Setup of build 43:
// alu_top
module alu_top(CLK, OP1, OP2, OPRN, OUT, ZERO);
	input CLK;
	input [31:0] OP1;
	input [31:0] OP2;
	input [5:0] OPRN;
	output [31:0] OUT;
	output ZERO;
	reg [31:0] op1_q, op2_q;
	reg [5:0] oprn_q;
	reg [31:0] out_q;
	reg zero_q;
	wire [31:0] alu_out;
	wire alu_zero;
	ALU alu_inst(alu_out, alu_zero, op1_q, op2_q, oprn_q);
	always @(posedge CLK) begin
		op1_q <= OP1;
		op2_q <= OP2;
		oprn_q <= OPRN;
		out_q <= alu_out;
		zero_q <= alu_zero;
	end
	assign OUT = out_q;
	assign ZERO = zero_q;
endmodule
make LEC_CHECK=0 ABC_AREA=1 CAP_MARGIN=0 CORE_MARGIN=2 CORE_UTILIZATION=71 CTS_CLUSTER_DIAMETER=250 CTS_CLUSTER_SIZE=89 GPL_TIMING_DRIVEN=1 MIN_ROUTING_LAYER=met1 SLEW_MARGIN=10 TNS_END_PERCENT=5 finish   # period 25.2 ns
run.sh (not shown) runs the stock make flow with config.mk's settings and CLKGATE_MAP_FILE=.
What the final checks of build 43 revealed, after a flow that finished every stage, was a layout that fails on negative setup slack.
Setup changes, build 43 to build 38
Settings: CAP_MARGIN changed from 0 to 20; CORE_UTILIZATION changed from 71 to 65; SLEW_MARGIN changed from 10 to 20; GPL_TIMING_DRIVEN removed (was 1); MIN_ROUTING_LAYER removed (was met1); ABC_AREA removed (was 1); CTS_CLUSTER_DIAMETER removed (was 250); CTS_CLUSTER_SIZE removed (was 89); TNS_END_PERCENT removed (was 5); the clock period (ns, I/O delays scaled along) changed from 25.2 to 24.1.
- The remaining runs in build 43 and build 38 completed every stage, whereas build 38 halted early.
- Build 43 completed end to end; final checks failed (negative setup slack).
- Build 38 did not make it past 5_1_grt, where a tool error ended it.
- Build 38 against build 43: post-synthesis mux area share went up by 8.3 points; synthesized net count decreased by 608 relative to the old numbers; simple-gate area share of the yosys netlist went down 12 points.
- Per the comparison of build 38 with build 43, post-placement cell count decreased 16%, area of the placeable core increased 6.3%, number of cells in Yosys stat decreased 19%, post-cts sizing count increased 106.
- Delta(cell area after synthesis, build 38 - build 43) < 0
- Comparing build 38 and build 43, the lower post-CTS setup buffer count was measured on build 43.
- The die of build 38 is larger than the one used in build 43.
Inputs modified between build 38 and build 37:
Settings: SETUP_SLACK_MARGIN now 4.5, previously not set; CORE_UTILIZATION now 58, was 65.
Results
- Summary of build 37 over build 38: placed cell area grew by 1.6%; die span in x grew by 11 um.
- Build 37 finished all stages; layout check result: FAIL, due to negative setup slack.
- | initial standard-cell utilization of the core | higher: build 38 |
- Compared build 37 vs build 38, and total die area is up in build 37.
- Against build 38, build 37 comes in about 6% higher on die outline height.
- Build 37: post-place setup slack higher than build 38
- Measured against each other, build 37 and build 38 differ in post-cts gate resize count, the higher figure coming from build 38.
- Post-synthesis mux area share: build 38 vs build 37 identical
- Sort build 37 and build 38 by number of setup buffers added after CTS desc -> top: build 37
### build 37 -> build 32
Settings: swapping 58 for 65 in CORE_UTILIZATION; swapping 4.5 for -2.0 in SETUP_SLACK_MARGIN; swapping 24.1 for 28.0 in the clock period (ns, I/O delays scaled along).
### Flow results
The flow ran to completion for all of build 37 and build 32 but build 32, which stopped partway. Build 32 reports a lower placed cell count than build 37 does. Standard cell core area: build 37 and build 32 compared, lower one is build 32. Die boundary width (build 37 / build 32): 1.06. Looking at placed instance area, build 32 sits below build 37. Vertical extent of the die was higher in build 37 than in build 32. Build 32 vs build 37 — standard-cell row count dropped 4. Note that the post-CTS resize count recorded for build 37 amounts to 3.4 times the value seen in build 32.
> inputs changed (build 32 -> build 22)
Settings: removing SETUP_SLACK_MARGIN (formerly -2.0); changing CORE_UTILIZATION from 65 to 57; changing the clock period (ns, I/O delays scaled along) from 28.0 to 10.1.
## What came out
- Nothing crashed in build 22 and all stages finished; the problem is that the final layout failed, the offending checks being negative setup slack.
- As far as post-cts hold-fix buffer tally goes, build 22 and build 32 are indistinguishable; the numbers are identical.
- Per the comparison of build 22 with build 32, floorplan core density -8.3 points, total number of placement rows +5, cell area reported after detailed placement +about 8%, mean cell area of the mapped netlist ~0 delta.
For build 12, these inputs were changed with respect to build 22:
Settings: CORE_UTILIZATION changed from 57 to 58; TNS_END_PERCENT newly set to 5; the clock period (ns, I/O delays scaled along) changed from 10.1 to 8.64.
--- outcome ---
The layout from build 12, despite a flow that completed every stage, fails the layout checks, with the failing checks listed as negative setup slack. Build 12 against build 22: post-CTS setup buffer count lower, iteration count of the initial detailed-routing pass lower, final worst-path cycle share increased by 38 points relative to the old numbers. When build 12 is measured against build 22, its routability congestion estimate from global placement turns out about 8% higher.
